==> inputs of v25 <==
==> flow/design.v (excerpt) <==
module JAM (
input CLK,
input RST,
output reg [2:0] W,
output reg [2:0] J,
input [6:0] Cost,
output reg [3:0] MatchCount,
output reg [9:0] MinCost,
output reg Valid );
clock: 7.78 ns
lec_check: 0
abc_area: 1
cap_margin: 20
core_aspect_ratio: 0.5
core_margin: 2
core_utilization: 72
cts_cluster_diameter: 396
cts_cluster_size: 97
hold_slack_margin: 0.28
setup_slack_margin: 0.57
slew_margin: 20
run.sh (not shown) runs the stock make flow with config.mk's settings and CLKGATE_MAP_FILE=.
==> v4: changes against v25 <==
==> flow/config.mk (replaced) <==
export PLATFORM = sky130hd
export DESIGN_NAME = JAM
export DESIGN_NICKNAME = JAM
export VERILOG_FILES = /design/flow/design.v
export SDC_FILE = /design/flow/constraint.sdc
export NUM_CORES = 4
export LEC_CHECK = 0
export CAP_MARGIN = 20
export CORE_MARGIN = 2
export CORE_UTILIZATION = 72
export PLACE_DENSITY_LB_ADDON = 0.0
export SETUP_SLACK_MARGIN = 1.82
export SLEW_MARGIN = 20
==> flow/constraint.sdc (replaced) <==
create_clock -name core_clock -period 6.24 [get_ports {CLK}]
set_input_delay 1.2480 -clock core_clock [delete_from_list [all_inputs] [get_ports {CLK}]]
set_output_delay 1.2480 -clock core_clock [all_outputs]
set_load 0.01 [all_outputs]
==> v19: changes against v25 <==
==> flow/config.mk (replaced) <==
export PLATFORM = sky130hd
export DESIGN_NAME = JAM
export DESIGN_NICKNAME = JAM
export VERILOG_FILES = /design/flow/design.v
export SDC_FILE = /design/flow/constraint.sdc
export NUM_CORES = 4
export LEC_CHECK = 0
export ABC_AREA = 0
export CAP_MARGIN = 20
export CELL_PAD_IN_SITES_GLOBAL_PLACEMENT = 2
export CORE_ASPECT_RATIO = 0.5
export CORE_MARGIN = 2
export CORE_UTILIZATION = 46
export CTS_CLUSTER_DIAMETER = 248
export CTS_CLUSTER_SIZE = 98
export PLACE_DENSITY = 0.85
export SLEW_MARGIN = 20
==> flow/constraint.sdc (replaced) <==
create_clock -name core_clock -period 16.0 [get_ports {CLK}]
set_input_delay 3.2000 -clock core_clock [delete_from_list [all_inputs] [get_ports {CLK}]]
set_output_delay 3.2000 -clock core_clock [all_outputs]
set_load 0.01 [all_outputs]
==> v38: changes against v25 <==
==> flow/config.mk (replaced) <==
export PLATFORM = sky130hd
export DESIGN_NAME = JAM
export DESIGN_NICKNAME = JAM
export VERILOG_FILES = /design/flow/design.v
export SDC_FILE = /design/flow/constraint.sdc
export NUM_CORES = 4
export LEC_CHECK = 0
export CAP_MARGIN = 20
export CORE_MARGIN = 2
export CORE_UTILIZATION = 68
export HOLD_SLACK_MARGIN = -0.1
export SETUP_SLACK_MARGIN = -0.82
export SLEW_MARGIN = 20
export TNS_END_PERCENT = 5
==> flow/constraint.sdc (replaced) <==
create_clock -name core_clock -period 11.7 [get_ports {CLK}]
set_input_delay 2.3400 -clock core_clock [delete_from_list [all_inputs] [get_ports {CLK}]]
set_output_delay 2.3400 -clock core_clock [all_outputs]
set_load 0.01 [all_outputs]
==> comparison table <==
| metric | v38 | v19 | v25 | v4 |
|---|---|---|---|---|
| Status | aborted with a tool error | finished clean | aborted with a tool error | aborted with a tool error |
| Stage where the flow stopped | global routing | - | clock tree synthesis | clock tree synthesis |
| Placed instance count | 1539 | 1438 | 1739 | 1590 |
| Max clock buf depth | 2 | 2 | - | - |
| Quantity of gates resized following cts | 57 | 1 | - | - |
| Synthesis area per yosys | 0.00921 mm² | 0.00921 mm² | 0.00899 mm² | 0.00921 mm² |
| Horiz. Die Dim | 120 µm | 204 µm | 162 µm | 117 µm |
| Number of standard cells reported by yosys | 1158 | 1158 | 1375 | 1158 |
| TritonCTS buffer count | 9 | 9 | - | - |
| Worst slack after detailed placement | -1870 ps | -11.7 ps | -2570 ps | -7750 ps |
| Number of clock sinks | 78 | 78 | - | - |
| Yosys adder share | 9.87% | 9.87% | 10.1% | 9.87% |
| Cells after synthesis | 1158 | 1158 | 1375 | 1158 |
| Post-synthesis sequential area ratio | 21.5% | 21.5% | 22.0% | 21.5% |
| Number of distinct library cell variants in the gate-level netlist after synthesis | 93 | 93 | 67 | 93 |


==> inputs of run a <==
==> flow/design.v <==
module JAM (
input CLK,
input RST,
output reg [2:0] W,
output reg [2:0] J,
input [6:0] Cost,
output reg [3:0] MatchCount,
output reg [9:0] MinCost,
output reg Valid );
reg [2:0] n_state;
reg [2:0] c_state;
reg [2:0] max_index;
reg [2:0] max;
reg [2:0] sortlist [0:7];
reg directions [0:7];
reg sortable;
reg [2:0] list_index;
reg [9:0] cost_sum;
reg [9:0] cost_min;
parameter IDLE          = 3'd0,
          CAL_COST      = 3'd1,
          MIN_CONFIRM   = 3'd2,
          MOVE          = 3'd3,
          FIN           = 3'd4
;
always@(posedge CLK or posedge RST) begin
    if (RST) c_state <= IDLE;
    else c_state <= n_state;
end
always@(*) begin
    case(c_state)
        IDLE : n_state = CAL_COST;
        CAL_COST : n_state = (W == 3'd7) ? MIN_CONFIRM : c_state;
        MIN_CONFIRM : n_state = MOVE;
        MOVE : n_state = (sortable == 1'b0) ? FIN : CAL_COST;
        default : n_state = c_state;
    endcase
end
always @(posedge CLK or posedge RST) begin
    if(RST) list_index <= 3'd0;
    else if(n_state == CAL_COST) list_index <= list_index + 3'd1;
    else list_index <= 3'd0;
end
always @(posedge CLK or posedge RST) begin
    if(RST)begin
        sortlist[0] <= 3'd0;
        sortlist[1] <= 3'd1;
        sortlist[2] <= 3'd2;
        sortlist[3] <= 3'd3;
        sortlist[4] <= 3'd4;
        sortlist[5] <= 3'd5;
        sortlist[6] <= 3'd6;
        sortlist[7] <= 3'd7;
    end
    else if(c_state == MOVE && sortable == 1'b1)begin
        if(directions[sortlist[max_index]] == 1'b0)begin
            sortlist[max_index] <= sortlist[max_index-1];
            sortlist[max_index-1] <= sortlist[max_index];
        end
        else if(directions[sortlist[max_index]] == 1'b1)begin
            sortlist[max_index] <= sortlist[max_index+1];
            sortlist[max_index+1] <= sortlist[max_index];
        end
    end
end
always @(posedge CLK or posedge RST) begin
    if(RST)begin
        directions[0] <= 1'b0;
        directions[1] <= 1'b0;
        directions[2] <= 1'b0;
        directions[3] <= 1'b0;
        directions[4] <= 1'b0;
        directions[5] <= 1'b0;
        directions[6] <= 1'b0;
        directions[7] <= 1'b0;
    end
    else if(c_state == MOVE && sortable == 1'b1)begin
        directions[sortlist[0]] <= (sortlist[max_index] < sortlist[0]) ? ~directions[sortlist[0]] : directions[sortlist[0]];
        directions[sortlist[1]] <= (sortlist[max_index] < sortlist[1]) ? ~directions[sortlist[1]] : directions[sortlist[1]];
        directions[sortlist[2]] <= (sortlist[max_index] < sortlist[2]) ? ~directions[sortlist[2]] : directions[sortlist[2]];
        directions[sortlist[3]] <= (sortlist[max_index] < sortlist[3]) ? ~directions[sortlist[3]] : directions[sortlist[3]];
        directions[sortlist[4]] <= (sortlist[max_index] < sortlist[4]) ? ~directions[sortlist[4]] : directions[sortlist[4]];
        directions[sortlist[5]] <= (sortlist[max_index] < sortlist[5]) ? ~directions[sortlist[5]] : directions[sortlist[5]];
        directions[sortlist[6]] <= (sortlist[max_index] < sortlist[6]) ? ~directions[sortlist[6]] : directions[sortlist[6]];
        directions[sortlist[7]] <= (sortlist[max_index] < sortlist[7]) ? ~directions[sortlist[7]] : directions[sortlist[7]];
    end
end
always @(*) begin
    begin
        max_index = 3'd0;
        max = 3'd0;
        if(max < sortlist[0] && (directions[sortlist[0]] == 1'b1 && sortlist[0] > sortlist[1]))begin
            max = sortlist[0];
            max_index = 3'd0;
        end
        if(max < sortlist[1] &&((directions[sortlist[1]] == 1'b0 && sortlist[1] > sortlist[0])||(directions[sortlist[1]] == 1'b1 && sortlist[1] > sortlist[2])))begin
            max = sortlist[1];
            max_index = 3'd1;
        end
        if(max < sortlist[2] &&((directions[sortlist[2]] == 1'b0 && sortlist[2] > sortlist[1])||(directions[sortlist[2]] == 1'b1 && sortlist[2] > sortlist[3])))begin
            max = sortlist[2];
            max_index = 3'd2;
        end
        if(max < sortlist[3] &&((directions[sortlist[3]] == 1'b0 && sortlist[3] > sortlist[2])||(directions[sortlist[3]] == 1'b1 && sortlist[3] > sortlist[4])))begin
            max = sortlist[3];
            max_index = 3'd3;
        end
        if(max < sortlist[4] &&((directions[sortlist[4]] == 1'b0 && sortlist[4] > sortlist[3])||(directions[sortlist[4]] == 1'b1 && sortlist[4] > sortlist[5])))begin
            max = sortlist[4];
            max_index = 3'd4;
        end
        if(max < sortlist[5] &&((directions[sortlist[5]] == 1'b0 && sortlist[5] > sortlist[4])||(directions[sortlist[5]] == 1'b1 && sortlist[5] > sortlist[6])))begin
            max = sortlist[5];
            max_index = 3'd5;
        end
        if(max < sortlist[6] &&((directions[sortlist[6]] == 1'b0 && sortlist[6] > sortlist[5])||(directions[sortlist[6]] == 1'b1 && sortlist[6] > sortlist[7])))begin
            max = sortlist[6];
            max_index = 3'd6;
        end
        if(max < sortlist[7] &&((directions[sortlist[7]] == 1'b0 && sortlist[7] > sortlist[6])))begin
            max = sortlist[7];
            max_index = 3'd7;
        end
    end
end
always @(*) begin
    sortable = 1'b0;
    sortable = ( directions[sortlist[0]] == 1'b1 && sortlist[0] > sortlist[1]) ? 1'b1 : sortable;
    sortable = ((directions[sortlist[1]] == 1'b0 && sortlist[1] > sortlist[0])||(directions[sortlist[1]] == 1'b1 && sortlist[1] > sortlist[2])) ? 1'b1 : sortable;
    sortable = ((directions[sortlist[2]] == 1'b0 && sortlist[2] > sortlist[1])||(directions[sortlist[2]] == 1'b1 && sortlist[2] > sortlist[3])) ? 1'b1 : sortable;
    sortable = ((directions[sortlist[3]] == 1'b0 && sortlist[3] > sortlist[2])||(directions[sortlist[3]] == 1'b1 && sortlist[3] > sortlist[4])) ? 1'b1 : sortable;
    sortable = ((directions[sortlist[4]] == 1'b0 && sortlist[4] > sortlist[3])||(directions[sortlist[4]] == 1'b1 && sortlist[4] > sortlist[5])) ? 1'b1 : sortable;
    sortable = ((directions[sortlist[5]] == 1'b0 && sortlist[5] > sortlist[4])||(directions[sortlist[5]] == 1'b1 && sortlist[5] > sortlist[6])) ? 1'b1 : sortable;
    sortable = ((directions[sortlist[6]] == 1'b0 && sortlist[6] > sortlist[5])||(directions[sortlist[6]] == 1'b1 && sortlist[6] > sortlist[7])) ? 1'b1 : sortable;
    sortable = ( directions[sortlist[7]] == 1'b0 && sortlist[7] > sortlist[6]) ? 1'b1 : sortable;
end
always @(posedge CLK or posedge RST) begin
    if(RST) W <= 3'd0;
    else if(c_state == CAL_COST) W <= list_index;
end
always @(*) begin
    J = sortlist[W];
end
always @(posedge CLK or posedge RST) begin
    if(RST) cost_sum <= 10'd0;
    else if(c_state == CAL_COST) cost_sum <= cost_sum + Cost;
    else cost_sum <= 10'd0;
end
always @(posedge CLK or posedge RST) begin
    if(RST) cost_min <= 10'd1023;
    else if(c_state == MIN_CONFIRM) cost_min <= (cost_min > cost_sum) ? cost_sum : cost_min;
end
always @(posedge CLK or posedge RST) begin
    if(RST) MinCost <= 10'd0;
    else if(c_state == FIN) MinCost <= cost_min;
end
always @(posedge CLK or posedge RST) begin
    if(RST) MatchCount <= 4'd0;
    else if(c_state == MIN_CONFIRM)begin
        if(cost_min > cost_sum) MatchCount <= 4'd1;
        else if(cost_min == cost_sum) MatchCount <= MatchCount + 4'd1;
    end
end
always @(posedge CLK or posedge RST) begin
    if(RST) Valid <= 1'b0;
    else if(c_state == FIN) Valid <= 1'b1;
end
endmodule
==> flow/run.sh <==
#!/bin/bash
# the make line also repeats each setting of config.mk as NAME=value (left out here)
make -C /OpenROAD-flow-scripts/flow DESIGN_CONFIG=/design/flow/config.mk WORK_HOME=/design/flow/orfs CLKGATE_MAP_FILE= finish
==> flow/config.mk <==
export PLATFORM = sky130hd
export DESIGN_NAME = JAM
export DESIGN_NICKNAME = JAM
export VERILOG_FILES = /design/flow/design.v
export SDC_FILE = /design/flow/constraint.sdc
export NUM_CORES = 4
export LEC_CHECK = 0
export CAP_MARGIN = 20
export CELL_PAD_IN_SITES_GLOBAL_PLACEMENT = 2
export CORE_ASPECT_RATIO = 0.5
export CORE_MARGIN = 2
export CORE_UTILIZATION = 40
export CTS_CLUSTER_DIAMETER = 377
export CTS_CLUSTER_SIZE = 98
export PLACE_DENSITY_LB_ADDON = 0.04
export SLEW_MARGIN = 20
==> flow/constraint.sdc <==
create_clock -name core_clock -period 16.0 [get_ports {CLK}]
set_input_delay 3.2000 -clock core_clock [delete_from_list [all_inputs] [get_ports {CLK}]]
set_output_delay 3.2000 -clock core_clock [all_outputs]
set_load 0.01 [all_outputs]
==> run b (differences from run a) <==
Settings changed: ABC_AREA set to 1, CELL_PAD_IN_SITES_GLOBAL_PLACEMENT 2 to unset, CORE_ASPECT_RATIO 0.5 to unset, CORE_UTILIZATION 40 to 65, CTS_CLUSTER_DIAMETER 377 to unset, CTS_CLUSTER_SIZE 98 to unset, PLACE_DENSITY_LB_ADDON 0.04 to unset.
==> flow/constraint.sdc (replaced) <==
create_clock -name core_clock -period 15.4 [get_ports {CLK}]
set_input_delay 3.0800 -clock core_clock [delete_from_list [all_inputs] [get_ports {CLK}]]
set_output_delay 3.0800 -clock core_clock [all_outputs]
set_load 0.01 [all_outputs]
==> impl_metrics.tcl <==
# collected from the flow reports
set metrics [dict create \
    fillers 1186 \
    cp.required_ns 15.64 \
    slowest_delay_ns 0.62 \
    met1_usage_pct 58.7 \
    synth_top_area_share_pct 15.3 \
    gp_congestion 1.09 \
    fmax_mhz 77.6 \
    status "complete, no violations" \
]
Source of the figures above: run b

==> impl_metrics.tcl <==
# collected from the flow reports
set metrics [dict create \
    status "complete, no violations" \
    cp.required_ns 16.26 \
    fmax_mhz 66.4 \
    met1_usage_pct 45.9 \
    fillers 2258 \
    slowest_delay_ns 0.52 \
    gp_congestion 1.00 \
]
Source of the figures above: run a



==> job 4578: inputs <==
Starts from the design.v that is shown in full above.
clock: 11.4 ns
lec_check: 0
cap_margin: 20
core_margin: 2
core_utilization: 65
hold_slack_margin: -0.1
setup_slack_margin: -0.69
slew_margin: 20
tns_end_percent: 5
==> job 9143 (differences from job 4578) <==
CORE_UTILIZATION = 70   (was 65)
HOLD_SLACK_MARGIN = not set   (was -0.1)
SETUP_SLACK_MARGIN = not set   (was -0.69)
TNS_END_PERCENT = not set   (was 5)
==> flow/constraint.sdc (replaced) <==
create_clock -name core_clock -period 6.24 [get_ports {CLK}]
set_input_delay 1.2480 -clock core_clock [delete_from_list [all_inputs] [get_ports {CLK}]]
set_output_delay 1.2480 -clock core_clock [all_outputs]
set_load 0.01 [all_outputs]
==> comparison table <==
quantity	job 9143	job 4578
Status	aborted with a tool error	aborted with a tool error
Last stage reached	4_1_cts	5_1_grt
Overall chip area	0.0141 mm²	0.0151 mm²
Cell count after synthesis	1158	1158
Vert. Die Dim	119 µm	123 µm
Width of the chip	119 µm	123 µm
Post-placement cell area	0.0120 mm²	0.0116 mm²
Post-Place Cells	1582	1540
Effective utilization at floorplan	72.4%	66.3%
Pre-CTS WS	-7.46 ns	-2.24 ns
Yosys top cell area share	14.9%	14.9%
Area fraction in and, or, nand and nor cells after synthesis	23.6%	23.6%
Final estimated routing congestion in global placement	1.21	1.13
Share of the yosys chip area belonging to registers	21.5%	21.5%
Boundary Pins	30	30
Site Rows	41	43
Post-DP HPWL	34000 µm	29800 µm
Core area	0.0127 mm²	0.0139 mm²


==> inputs of raven <==
RTL: the design.v shown in full above, as it stands there.
==> flow/config.mk <==
export PLATFORM = sky130hd
export DESIGN_NAME = JAM
export DESIGN_NICKNAME = JAM
export VERILOG_FILES = /design/flow/design.v
export SDC_FILE = /design/flow/constraint.sdc
export NUM_CORES = 4
export LEC_CHECK = 0
export CAP_MARGIN = 20
export CORE_MARGIN = 2
export CORE_UTILIZATION = 58
export SETUP_SLACK_MARGIN = -0.69
export SLEW_MARGIN = 20
==> flow/constraint.sdc <==
create_clock -name core_clock -period 13.1 [get_ports {CLK}]
set_input_delay 2.6200 -clock core_clock [delete_from_list [all_inputs] [get_ports {CLK}]]
set_output_delay 2.6200 -clock core_clock [all_outputs]
set_load 0.01 [all_outputs]
==> quartz: changes against raven <==
CORE_MARGIN = 6   (was 2)
CORE_UTILIZATION = 61   (was 58)
CTS_CLUSTER_SIZE = 37   (was unset)
GPL_TIMING_DRIVEN = 0   (was unset)
SETUP_SLACK_MARGIN = unset   (was -0.69)
SLEW_MARGIN = 10   (was 20)
==> flow/constraint.sdc (replaced) <==
create_clock -name core_clock -period 16.0 [get_ports {CLK}]
set_input_delay 3.2000 -clock core_clock [delete_from_list [all_inputs] [get_ports {CLK}]]
set_output_delay 3.2000 -clock core_clock [all_outputs]
set_load 0.01 [all_outputs]
==> summary of the runs <==
raven reached the layout checks and failed them: setup timing. quartz completed with no timing, DRC or antenna violations.
In synthesized area, quartz and raven do not differ.
Against quartz, the die size of raven is lower by 7.1%.
In raven the total power is higher than in quartz, by about 20%.
In raven the maximum frequency is higher than in quartz, by about 14%.
Of raven and quartz, raven has the higher combinational power (gap about 9%, measured against quartz).
==> figures <==
                                                                       quartz            raven
Startpoint of the worst-slack reg-to-reg timing path           sortlist[1][0]    directions[2]
Taps Inserted                                                             184              216
Core area                                                          14600 um^2       15700 um^2
Result of the run                                     complete, no violations  failed layout checks
Reasons for failing layout checks                                           -     setup timing
First-pass detailed-route iteration total                                   9                8
Std cell rows                                                              44               46
Required time worst endpoint                                         16.26 ns         13.37 ns
Global routing met2 resource utilization                                56.9%            62.6%
Path length in cells of the critical path                                  67               65
Post-CTS Setup Repair Bufs                                                  9                0
Non-CTS buffers                                                           119              166
Power is estimated from default activity; no workload was simulated.
